Setup of v6:
## ARM
module ARM (
  input         clk,
  input         rst,
  output [31:0] IMEM_ADDR,
  input  [31:0] IMEM_DATA,
  output        SRAM_WE_N,
  output [16:0] SRAM_ADDR,
  output [31:0] SRAM_DQ_OUT,
  input  [31:0] SRAM_DQ_IN
);
Size in the first run: ~6700 cells after synthesis.
make LEC_CHECK=0 ABC_AREA=0 CAP_MARGIN=40 CELL_PAD_IN_SITES_DETAIL_PLACEMENT=1 CELL_PAD_IN_SITES_GLOBAL_PLACEMENT=2 CORE_ASPECT_RATIO=1.72 CORE_MARGIN=2 CORE_UTILIZATION=71 CTS_CLUSTER_SIZE=40 GPL_TIMING_DRIVEN=0 HOLD_SLACK_MARGIN=0.15 PLACE_DENSITY_LB_ADDON=0.23 SETUP_SLACK_MARGIN=1.0 SLEW_MARGIN=30 TNS_END_PERCENT=80 finish   # period 20.0 ns
run.sh (not shown) runs the stock make flow with config.mk's settings and CLKGATE_MAP_FILE=.
For v6, the flow was terminated by a tool error in global placement without I/O and produced no final design.
diff inputs: v6 => v7
Settings: a deleted HOLD_SLACK_MARGIN that had been 0.15; a deleted CORE_ASPECT_RATIO that had been 1.72; a deleted ABC_AREA that had been 0; a deleted TNS_END_PERCENT that had been 80; a deleted CTS_CLUSTER_SIZE that had been 40; a deleted CELL_PAD_IN_SITES_GLOBAL_PLACEMENT that had been 2; a deleted PLACE_DENSITY_LB_ADDON that had been 0.23; a change of CORE_UTILIZATION from 71 to 45; a deleted GPL_TIMING_DRIVEN that had been 0; a deleted CELL_PAD_IN_SITES_DETAIL_PLACEMENT that had been 1; a change of the clock period (ns, I/O delays scaled along) from 20.0 to 11.8.
Layout checks on v7: not met. Flow itself completed; violations: negative setup slack. Any difference in synthesized cell count between v7 and v6 is small enough to ignore. Floorplan core density is higher on v6. Between v6 and v7, the difference in post-synthesis chip area from yosys is negligible. [v7] die height fell 4.2% relative to v6. Compared to v6, v7 has horizontal die size 64% higher. Die area | v7 > v6. Between v7 and v6, the arithmetic-cell share of the synthesized area counting full adders, half adders and majority gates figures differ only marginally. v7 against v6: number of cell rows shrank by 6, total core area grew by 45000 um^2.


indigo:
ARM again, from the RTL that the note above started with.
==> flow/design.v (excerpt) <==
module ARM (
  input         clk,
  input         rst,
  output [31:0] IMEM_ADDR,
  input  [31:0] IMEM_DATA,
  output        SRAM_WE_N,
  output [16:0] SRAM_ADDR,
  output [31:0] SRAM_DQ_OUT,
  input  [31:0] SRAM_DQ_IN
);
clock: 10.9 ns
lec_check: 0
abc_area: 1
cap_margin: 15
core_margin: 2
core_utilization: 71
cts_cluster_diameter: 376
cts_cluster_size: 49
slew_margin: 30
tns_end_percent: 100
Stage in which a tool error killed indigo: global routing.
Modified inputs, willow compared to indigo
- CTS_CLUSTER_SIZE removed (was 49)
- CELL_PAD_IN_SITES_DETAIL_PLACEMENT newly set to 1
- GPL_TIMING_DRIVEN newly set to 1
- PLACE_DENSITY_LB_ADDON newly set to 0.1
- MIN_ROUTING_LAYER newly set to met2
- SETUP_SLACK_MARGIN newly set to 5.0
- SLEW_MARGIN changed from 30 to 10
- HOLD_SLACK_MARGIN newly set to -0.03
- CTS_CLUSTER_DIAMETER changed from 376 to 23
- CAP_MARGIN changed from 15 to 5
- GPL_ROUTABILITY_DRIVEN newly set to 1
- CORE_UTILIZATION changed from 71 to 15
- TNS_END_PERCENT changed from 100 to 75
- the clock period (ns, I/O delays scaled along) changed from 10.9 to 30.4
### Flow results
- No stage failed in willow, and the final checks on the layout all came back clean.
- In the tables for willow and indigo, final HPWL from detailed placement reads higher with willow.
- NOTE y dimension of the die indigo->willow increased by more than 100%
- Sort willow and indigo by total cell area at the placement stage asc -> top: willow
- On yosys synthesis chip area, willow and indigo are basically level.
- willow vs indigo — number of instances in the placed design climbed by more than a quarter
- Taking indigo as the reference, in willow count of hold buffers inserted by post-cts repair stayed essentially flat; die area higher; number of buffers on the longest clock path climbed 1.
diff inputs: willow => lagoon
- a deleted MIN_ROUTING_LAYER that had been met2
- an added CELL_PAD_IN_SITES_GLOBAL_PLACEMENT of 2
- a change of TNS_END_PERCENT from 75 to 80
- a deleted CTS_CLUSTER_DIAMETER that had been 23
- a change of SLEW_MARGIN from 10 to 30
- a deleted ABC_AREA that had been 1
- a change of CAP_MARGIN from 5 to 40
- a deleted GPL_ROUTABILITY_DRIVEN that had been 1
- an added CORE_ASPECT_RATIO of 1.72
- a deleted HOLD_SLACK_MARGIN that had been -0.03
- a change of SETUP_SLACK_MARGIN from 5.0 to 1.0
- a change of CORE_UTILIZATION from 15 to 21
- a change of PLACE_DENSITY_LB_ADDON from 0.1 to 0.23
- a deleted GPL_TIMING_DRIVEN that had been 1
- an added CTS_CLUSTER_SIZE of 40
- a change of the clock period (ns, I/O delays scaled along) from 30.4 to 20.0
==> results <==
For lagoon and willow, there was not a single run that failed to finish clean.
lagoon against willow: final weighted congestion in routability-driven placement grew by 2.6%, sequential share of layout area moved up, number of clock buffers inserted by TritonCTS went down.
When lagoon is set beside willow, its final wirelength turns out to be 75000 um smaller.


ARM again, from the RTL that the note above started with.
Design ARM, start of the top module:
module ARM (
  input         clk,
  input         rst,
  output [31:0] IMEM_ADDR,
  input  [31:0] IMEM_DATA,
  output        SRAM_WE_N,
  output [16:0] SRAM_ADDR,
  output [31:0] SRAM_DQ_OUT,
  input  [31:0] SRAM_DQ_IN
);
==> flow/config.mk <==
export PLATFORM = sky130hd
export DESIGN_NAME = ARM
export DESIGN_NICKNAME = ARM
export VERILOG_FILES = /design/flow/design.v
export SDC_FILE = /design/flow/constraint.sdc
export NUM_CORES = 4
export LEC_CHECK = 0
export CAP_MARGIN = 20
export CELL_PAD_IN_SITES_DETAIL_PLACEMENT = 0
export CORE_MARGIN = 2
export CORE_UTILIZATION = 57
export CTS_CLUSTER_DIAMETER = 263
export GPL_ROUTABILITY_DRIVEN = 1
export GPL_TIMING_DRIVEN = 1
export HOLD_SLACK_MARGIN = -0.03
export PLACE_DENSITY_LB_ADDON = 0.1
export SLEW_MARGIN = 25
==> flow/constraint.sdc <==
create_clock -name core_clock -period 10.5 [get_ports {clk}]
set_input_delay 2.1000 -clock core_clock [delete_from_list [all_inputs] [get_ports {clk}]]
set_output_delay 2.1000 -clock core_clock [all_outputs]
set_load 0.01 [all_outputs]
The baseline produced a layout that fails on negative setup slack.
Change:
==> flow/config.mk (replaced) <==
export PLATFORM = sky130hd
export DESIGN_NAME = ARM
export DESIGN_NICKNAME = ARM
export VERILOG_FILES = /design/flow/design.v
export SDC_FILE = /design/flow/constraint.sdc
export NUM_CORES = 4
export LEC_CHECK = 0
export ABC_AREA = 1
export CAP_MARGIN = 15
export CORE_MARGIN = 2
export CORE_UTILIZATION = 71
export CTS_CLUSTER_DIAMETER = 376
export CTS_CLUSTER_SIZE = 49
export SETUP_SLACK_MARGIN = 2.81
export SLEW_MARGIN = 30
export TNS_END_PERCENT = 5
==> flow/constraint.sdc (replaced) <==
create_clock -name core_clock -period 10.9 [get_ports {clk}]
set_input_delay 2.1800 -clock core_clock [delete_from_list [all_inputs] [get_ports {clk}]]
set_output_delay 2.1800 -clock core_clock [all_outputs]
set_load 0.01 [all_outputs]
Now the flow failed in global routing (5_1_grt) with ODB-0269.
Die area fell by 17%.
Area after synthesis rose by 2.7%.
Synthesized cell count goes up by 22%.
Change:
==> flow/config.mk (replaced) <==
export PLATFORM = sky130hd
export DESIGN_NAME = ARM
export DESIGN_NICKNAME = ARM
export VERILOG_FILES = /design/flow/design.v
export SDC_FILE = /design/flow/constraint.sdc
export NUM_CORES = 4
export LEC_CHECK = 0
export CAP_MARGIN = 40
export CORE_MARGIN = 2
export CORE_UTILIZATION = 40
export SETUP_SLACK_MARGIN = 5.0
export SLEW_MARGIN = 30
==> flow/constraint.sdc (replaced) <==
create_clock -name core_clock -period 19.0 [get_ports {clk}]
set_input_delay 3.8000 -clock core_clock [delete_from_list [all_inputs] [get_ports {clk}]]
set_output_delay 3.8000 -clock core_clock [all_outputs]
set_load 0.01 [all_outputs]
This time the run finished with timing, DRC and antenna clean.
Area after synthesis is lower by 2.7%.
Die area is higher by 72%.
Synthesized cell count is lower by 18%.
Change:
==> flow/config.mk (replaced) <==
export PLATFORM = sky130hd
export DESIGN_NAME = ARM
export DESIGN_NICKNAME = ARM
export VERILOG_FILES = /design/flow/design.v
export SDC_FILE = /design/flow/constraint.sdc
export NUM_CORES = 4
export LEC_CHECK = 0
export CAP_MARGIN = 20
export CORE_MARGIN = 2
export CORE_UTILIZATION = 58
export SETUP_SLACK_MARGIN = -1.21
export SLEW_MARGIN = 20
==> flow/constraint.sdc (replaced) <==
create_clock -name core_clock -period 12.0 [get_ports {clk}]
set_input_delay 2.4000 -clock core_clock [delete_from_list [all_inputs] [get_ports {clk}]]
set_output_delay 2.4000 -clock core_clock [all_outputs]
set_load 0.01 [all_outputs]
After rerunning: With this change the flow finished but fails on negative setup slack. Global-route usage goes up by 16 points. Via count goes up by roughly a tenth. Setup slack got worse by 3.6 ns. Wire length goes down by a few percent. Cell area goes up by a few percent. Core utilization goes up by 25 points.
Change:
==> flow/config.mk (replaced) <==
export PLATFORM = sky130hd
export DESIGN_NAME = ARM
export DESIGN_NICKNAME = ARM
export VERILOG_FILES = /design/flow/design.v
export SDC_FILE = /design/flow/constraint.sdc
export NUM_CORES = 4
export LEC_CHECK = 0
export ABC_AREA = 0
export CAP_MARGIN = 40
export CELL_PAD_IN_SITES_DETAIL_PLACEMENT = 1
export CELL_PAD_IN_SITES_GLOBAL_PLACEMENT = 2
export CORE_ASPECT_RATIO = 0.67
export CORE_MARGIN = 2
export CORE_UTILIZATION = 71
export CTS_CLUSTER_SIZE = 40
export GPL_TIMING_DRIVEN = 0
export HOLD_SLACK_MARGIN = 0.15
export PLACE_DENSITY_LB_ADDON = 0.23
export SETUP_SLACK_MARGIN = 1.0
export SLEW_MARGIN = 5
export TNS_END_PERCENT = 80
==> flow/constraint.sdc (replaced) <==
create_clock -name core_clock -period 20.0 [get_ports {clk}]
set_input_delay 4.0000 -clock core_clock [delete_from_list [all_inputs] [get_ports {clk}]]
set_output_delay 4.0000 -clock core_clock [all_outputs]
set_load 0.01 [all_outputs]
The changed run ended with an error in global placement without I/O (3_1_place_gp_skip_io), error FLW-0024.
Die size goes down by 18%.
Synthesized cell count is unchanged.
Synthesized area stays the same.


Starting RTL as in the previous note.
// ARM
module ARM (
  input         clk,
  input         rst,
  output [31:0] IMEM_ADDR,
  input  [31:0] IMEM_DATA,
  output        SRAM_WE_N,
  output [16:0] SRAM_ADDR,
  output [31:0] SRAM_DQ_OUT,
  input  [31:0] SRAM_DQ_IN
);
==> flow/config.mk <==
export PLATFORM = sky130hd
export DESIGN_NAME = ARM
export DESIGN_NICKNAME = ARM
export VERILOG_FILES = /design/flow/design.v
export SDC_FILE = /design/flow/constraint.sdc
export NUM_CORES = 4
export LEC_CHECK = 0
export ABC_AREA = 0
export CAP_MARGIN = 40
export CELL_PAD_IN_SITES_DETAIL_PLACEMENT = 0
export CELL_PAD_IN_SITES_GLOBAL_PLACEMENT = 2
export CORE_ASPECT_RATIO = 0.67
export CORE_MARGIN = 2
export CORE_UTILIZATION = 71
export CTS_CLUSTER_SIZE = 40
export GPL_TIMING_DRIVEN = 0
export HOLD_SLACK_MARGIN = 0.15
export MIN_ROUTING_LAYER = met2
export PLACE_DENSITY_LB_ADDON = 0.23
export SETUP_SLACK_MARGIN = 1.0
export SLEW_MARGIN = 5
export TNS_END_PERCENT = 80
==> flow/constraint.sdc <==
create_clock -name core_clock -period 20.0 [get_ports {clk}]
set_input_delay 4.0000 -clock core_clock [delete_from_list [all_inputs] [get_ports {clk}]]
set_output_delay 4.0000 -clock core_clock [all_outputs]
set_load 0.01 [all_outputs]
The starting point did not get past 3_1_place_gp_skip_io with FLW-0024.
==> next run, changes <==
- ABC_AREA: 0 -> unset
- CELL_PAD_IN_SITES_DETAIL_PLACEMENT: 0 -> unset
- CELL_PAD_IN_SITES_GLOBAL_PLACEMENT: 2 -> unset
- CORE_ASPECT_RATIO: 0.67 -> unset
- CORE_UTILIZATION: 71 -> 58
- CTS_CLUSTER_SIZE: 40 -> unset
- GPL_TIMING_DRIVEN: 0 -> unset
- HOLD_SLACK_MARGIN: 0.15 -> unset
- MIN_ROUTING_LAYER: met2 -> unset
- PLACE_DENSITY_LB_ADDON: 0.23 -> unset
- SETUP_SLACK_MARGIN: 1.0 -> unset
- SLEW_MARGIN: 5 -> 30
- TNS_END_PERCENT: 80 -> 5
- clock period: 20.0 -> 13.9 ns (I/O delays scaled with it)
Result: The changed run completed and failed the layout checks on setup timing; area after synthesis does not change; synthesized cell count stays the same; die area goes up by 22%.
==> next run, changes <==
- CAP_MARGIN: 40 -> 5
- CELL_PAD_IN_SITES_DETAIL_PLACEMENT: unset -> 1
- CORE_UTILIZATION: 58 -> 15
- CTS_CLUSTER_DIAMETER: unset -> 263
- GPL_ROUTABILITY_DRIVEN: unset -> 1
- GPL_TIMING_DRIVEN: unset -> 1
- HOLD_SLACK_MARGIN: unset -> -0.03
- MIN_ROUTING_LAYER: unset -> met2
- PLACE_DENSITY_LB_ADDON: unset -> 0.1
- SETUP_SLACK_MARGIN: unset -> 5.0
- SLEW_MARGIN: 30 -> 25
- TNS_END_PERCENT: 5 -> 75
- clock period: 13.9 -> 30.4 ns (I/O delays scaled with it)
This time the run completed with no timing, DRC or antenna violations.
Hold slack improved by 7.6 ps.
Cell count is higher by 31%.
Global-route usage is lower by 25 points.
==> next run, changes <==
- ABC_AREA: unset -> 0
- CAP_MARGIN: 5 -> 20
- CORE_UTILIZATION: 15 -> 26
- CTS_CLUSTER_DIAMETER: 263 -> unset
- GPL_TIMING_DRIVEN: 1 -> 0
- HOLD_SLACK_MARGIN: -0.03 -> -0.0
- MAX_ROUTING_LAYER: unset -> met5
- MIN_ROUTING_LAYER: met2 -> met1
- PLACE_DENSITY_LB_ADDON: 0.1 -> unset
- SETUP_SLACK_MARGIN: 5.0 -> 2.83
- SLEW_MARGIN: 25 -> 0
- TNS_END_PERCENT: 75 -> 45
- clock period: 30.4 -> 20.0 ns (I/O delays scaled with it)
Result: Routed wire length is higher by 1.5%; worst hold slack barely changes; clock skew is lower by 37 ps; cell area is higher by 4.8%.
